## conv_top
module conv_top
#(
    parameter DATA_WIDTH  = 8,
    parameter KERNEL_SIZE = 25
)
(
    input  logic                     i_clk,
    input  logic                     i_arstn,
	input  logic                     i_arstn_perf,
	input  logic                     i_enable_count2,
    input  logic                     i_ready,
    input  logic                     i_valid,
    input  logic [KERNEL_SIZE - 1:0] i_bit_X,
    input  logic [KERNEL_SIZE - 1:0] i_bit_K,
    output logic [              1:0] o_conv,
    output logic                     o_ready,
    output logic                     o_valid,
	output logic [             31:0] o_perf_cycle_count,
	output logic [             31:0] o_perf_cycle_count2
);
    logic [3:0] s_count;
    logic s_valid_data_in;
    logic s_valid_data_out;
	logic [KERNEL_SIZE - 1:0] s_bit_X_delayed;
	logic [KERNEL_SIZE - 1:0] s_bit_K_delayed;
    logic [1:0] s_product [KERNEL_SIZE - 1:0];
    localparam N_OF_2FA = KERNEL_SIZE - 1;
    logic [N_OF_2FA - 1:0] s_carry_in;
    logic [N_OF_2FA - 1:0] s_carry_out;
    always_ff @(posedge i_clk, negedge i_arstn) begin
        if (~ i_arstn) begin
            s_bit_X_delayed <= '0;
            s_bit_K_delayed <= '0;
        end
        else if (s_valid_data_in) begin
            s_bit_X_delayed <= i_bit_X;
            s_bit_K_delayed <= i_bit_K;
        end
    end
    genvar i;
    generate
        for (i = 0; i < KERNEL_SIZE; i++) begin : serial_multipier
            serial_mul #(
                .DATA_WIDTH ( DATA_WIDTH )
            ) S_MUL0 (
                .i_clk     ( i_clk              ),
                .i_arstn   ( i_arstn            ),
                .i_valid   ( s_valid_data_in    ),
                .i_a       ( s_bit_X_delayed[i] ),
                .i_b       ( s_bit_K_delayed[i] ),
                .o_product ( s_product[i]       )
            );
        end
    endgenerate
    counter COUNT0 (
        .i_clk   ( i_clk           ),
        .i_arstn ( i_arstn         ),
        .i_valid ( s_valid_data_in ),
        .o_count ( s_count         )
    );
	assign s_valid_data_out = (s_count >= 4'd5) & (s_count <= 4'd12);
	always_ff @(posedge i_clk, negedge i_arstn_perf) begin
	    if (~ i_arstn_perf)
		    o_perf_cycle_count <= 32'b0;
  ...
clock: 6.28 ns
lec_check: 0
cap_margin: 20
core_margin: 2
core_utilization: 68
cts_cluster_diameter: 259
gpl_routability_driven: 1
max_routing_layer: met5
min_routing_layer: met1
place_density: 0.44
setup_slack_margin: -0.16
slew_margin: 0
tns_end_percent: 90
run.sh (not shown) runs the stock make flow with config.mk's settings and CLKGATE_MAP_FILE=.
The starting point finished but failed the layout checks on setup timing.
Rerun with:
--- a/flow/config.mk
+++ b/flow/config.mk
@@ -8,5 +8,6 @@
 export CAP_MARGIN = 20
-export CORE_MARGIN = 2
-export CORE_UTILIZATION = 68
+export CORE_MARGIN = 3
+export CORE_UTILIZATION = 44
 export CTS_CLUSTER_DIAMETER = 259
+export CTS_CLUSTER_SIZE = 13
 export GPL_ROUTABILITY_DRIVEN = 1
@@ -16,3 +17,3 @@
 export SETUP_SLACK_MARGIN = -0.16
-export SLEW_MARGIN = 0
+export SLEW_MARGIN = 5
 export TNS_END_PERCENT = 90
==> flow/constraint.sdc (replaced) <==
create_clock -name core_clock -period 7.24 [get_ports {i_clk}]
set_input_delay 1.4480 -clock core_clock [delete_from_list [all_inputs] [get_ports {i_clk}]]
set_output_delay 1.4480 -clock core_clock [all_outputs]
set_load 0.01 [all_outputs]
The changed run finished but fails on setup timing.
Count of clock-buffer cells in the layout falls by 46.
Non-clock buffer count falls by 57.
Register-to-register slack improved by 0.98 ns.
Die area rises by well over a third.
Worst hold slack is about the same.
Global-route usage falls by 9.2 points.
Worst setup slack improved by 0.74 ns.
Core utilization falls by 30 points.
Cell area falls slightly.
Rerun with:
==> flow/config.mk (replaced) <==
export PLATFORM = sky130hd
export DESIGN_NAME = conv_top
export DESIGN_NICKNAME = conv_top
export VERILOG_FILES = /design/flow/design.v
export SDC_FILE = /design/flow/constraint.sdc
export NUM_CORES = 4
export LEC_CHECK = 0
export CAP_MARGIN = 20
export CORE_MARGIN = 2
export CORE_UTILIZATION = 72
export CTS_CLUSTER_DIAMETER = 259
export GPL_ROUTABILITY_DRIVEN = 1
export MAX_ROUTING_LAYER = met4
export MIN_ROUTING_LAYER = met1
export PLACE_DENSITY_LB_ADDON = 0.01
export SETUP_SLACK_MARGIN = 0.71
export SLEW_MARGIN = 30
export TNS_END_PERCENT = 90
==> flow/constraint.sdc (replaced) <==
create_clock -name core_clock -period 5.09 [get_ports {i_clk}]
set_input_delay 1.0180 -clock core_clock [delete_from_list [all_inputs] [get_ports {i_clk}]]
set_output_delay 1.0180 -clock core_clock [all_outputs]
set_load 0.01 [all_outputs]
Result:
- The changed run completed and failed the layout checks on setup timing
- global-route usage went up by 13 points
- clock-buffer cell count rises by 37
- clock skew goes up by 0.011 ns
- cell area came out higher by about 2.6%
- worst setup slack is worse by 1.7 ns
- cell count goes down by about 6%
Rerun with:
--- a/flow/config.mk
+++ b/flow/config.mk
@@ -7,3 +7,5 @@
 export LEC_CHECK = 0
+export ABC_AREA = 1
 export CAP_MARGIN = 20
+export CORE_ASPECT_RATIO = 0.93
 export CORE_MARGIN = 2
@@ -12,7 +14,7 @@
 export GPL_ROUTABILITY_DRIVEN = 1
-export MAX_ROUTING_LAYER = met4
+export MAX_ROUTING_LAYER = met5
 export MIN_ROUTING_LAYER = met1
-export PLACE_DENSITY_LB_ADDON = 0.01
-export SETUP_SLACK_MARGIN = 0.71
-export SLEW_MARGIN = 30
-export TNS_END_PERCENT = 90
+export PLACE_DENSITY = 0.39
+export SETUP_SLACK_MARGIN = -0.16
+export SLEW_MARGIN = 0
+export TNS_END_PERCENT = 100
==> flow/constraint.sdc (replaced) <==
create_clock -name core_clock -period 5.64 [get_ports {i_clk}]
set_input_delay 1.1280 -clock core_clock [delete_from_list [all_inputs] [get_ports {i_clk}]]
set_output_delay 1.1280 -clock core_clock [all_outputs]
set_load 0.01 [all_outputs]
=> The new run reached the layout checks and failed them: setup timing; routed wire length climbs by about 10%; worst setup slack improves by 0.48 ns; global-route usage climbs by 0.98 points; cell area climbs by about 2.4%; via count climbs by about 30%; power drops by about 18%.
Rerun with:
==> flow/config.mk (replaced) <==
export PLATFORM = sky130hd
export DESIGN_NAME = conv_top
export DESIGN_NICKNAME = conv_top
export VERILOG_FILES = /design/flow/design.v
export SDC_FILE = /design/flow/constraint.sdc
export NUM_CORES = 4
export LEC_CHECK = 0
export CAP_MARGIN = 20
export CORE_MARGIN = 2
export CORE_UTILIZATION = 65
export SLEW_MARGIN = 20
==> flow/constraint.sdc (replaced) <==
create_clock -name core_clock -period 8.31 [get_ports {i_clk}]
set_input_delay 1.6620 -clock core_clock [delete_from_list [all_inputs] [get_ports {i_clk}]]
set_output_delay 1.6620 -clock core_clock [all_outputs]
set_load 0.01 [all_outputs]
Effect: This time the run went through all stages and came out clean. Via count decreases by 30%. Final area decreases by 8.3%. Routed wire length decreases by 23%. Global-route usage decreases by 7.9 points. Worst hold slack is about the same. Setup slack gets better by 1.9 ns. Clock power decreases by 30%. Critical path depth increases by 1. Synthesized area decreases by 3.2%. Power decreases by 35%.
Rerun with:
--- a/flow/config.mk
+++ b/flow/config.mk
@@ -8,4 +8,4 @@
 export CAP_MARGIN = 20
-export CORE_MARGIN = 2
-export CORE_UTILIZATION = 65
-export SLEW_MARGIN = 20
+export CORE_MARGIN = 3
+export CORE_UTILIZATION = 40
+export SLEW_MARGIN = 35
==> flow/constraint.sdc (replaced) <==
create_clock -name core_clock -period 5.68 [get_ports {i_clk}]
set_input_delay 1.1360 -clock core_clock [delete_from_list [all_inputs] [get_ports {i_clk}]]
set_output_delay 1.1360 -clock core_clock [all_outputs]
set_load 0.01 [all_outputs]
Result: The new run produced a layout that fails on setup timing. Hold slack gets worse by 0.068 ns. Cell count rose by 22%. Area after synthesis does not change. Setup slack degrades by 1.9 ns. Power rose by 66%. Sequential share of layout area shrinks by 3.2 points. Utilization falls by 24 points. Global-route usage shrinks by 7.3 points.


conv_top again, from the RTL that the note above started with.
Settings: LEC_CHECK=0, ABC_AREA=1, CAP_MARGIN=35, CORE_MARGIN=10, CORE_UTILIZATION=40, CTS_CLUSTER_DIAMETER=73, CTS_CLUSTER_SIZE=80, GPL_ROUTABILITY_DRIVEN=0, GPL_TIMING_DRIVEN=0, MAX_ROUTING_LAYER=met5, SLEW_MARGIN=20, TNS_END_PERCENT=95; clock period 13.1 ns.
==> next run, changes <==
Settings changed: CAP_MARGIN 35 to 20, CORE_MARGIN 10 to 2, CORE_UTILIZATION 40 to 66, CTS_CLUSTER_DIAMETER 73 to not set, CTS_CLUSTER_SIZE 80 to 97, GPL_ROUTABILITY_DRIVEN 0 to not set, GPL_TIMING_DRIVEN 0 to not set, MAX_ROUTING_LAYER met5 to not set, TNS_END_PERCENT 95 to not set.
Clock period 13.1 ns to 7.04 ns, I/O delays scaled along.
After rerunning: This time the run finished with setup timing left. Critical path depth stays the same. Via count came out higher by 0.31%. Worst setup slack is worse by 4.1 ns. Power came out higher by 100%.
==> next run, changes <==
Settings changed: ABC_AREA 1 to not set, CORE_UTILIZATION 66 to 70, CTS_CLUSTER_SIZE 97 to 27, SETUP_SLACK_MARGIN set to 0.77.
Clock period 7.04 ns to 5.05 ns, I/O delays scaled along.
What happened: The changed run finished but fails on setup timing. Sequential power increases by 40%. Non-clock buffer count rises by 20. First-iteration DRC count falls by about 33%. Core utilization rose by 6.1 points.
==> next run, changes <==
Settings changed: CORE_UTILIZATION 70 to 38, CTS_CLUSTER_SIZE 27 to not set, SETUP_SLACK_MARGIN 0.77 to not set.
Clock period 5.05 ns to 16.8 ns, I/O delays scaled along.
What happened: Now the flow completed with no timing, DRC or antenna violations. Combinational power came out lower by 74%. Design area falls by 4.5%. Setup slack is better by 9.0 ns. Sequential cell count is unchanged. Utilization decreases by 41 points. Die area rises by 83%.
==> next run, changes <==
Settings changed: CORE_UTILIZATION 38 to 35.
Clock period 16.8 ns to 9.1 ns, I/O delays scaled along.
Routed wire length goes down by 4.1%; power goes up by 77%; register-to-register slack loses 7.7 ns; cell count goes up by 2.5%; worst hold slack loses 0.0039 ns; clock-buffer cell count stays the same; non-clock buffer count goes up by 1; via count goes down by 1.2%; setup slack loses 6.2 ns; utilization goes down by 3.0 points.
Power is estimated from default activity; no workload was simulated.
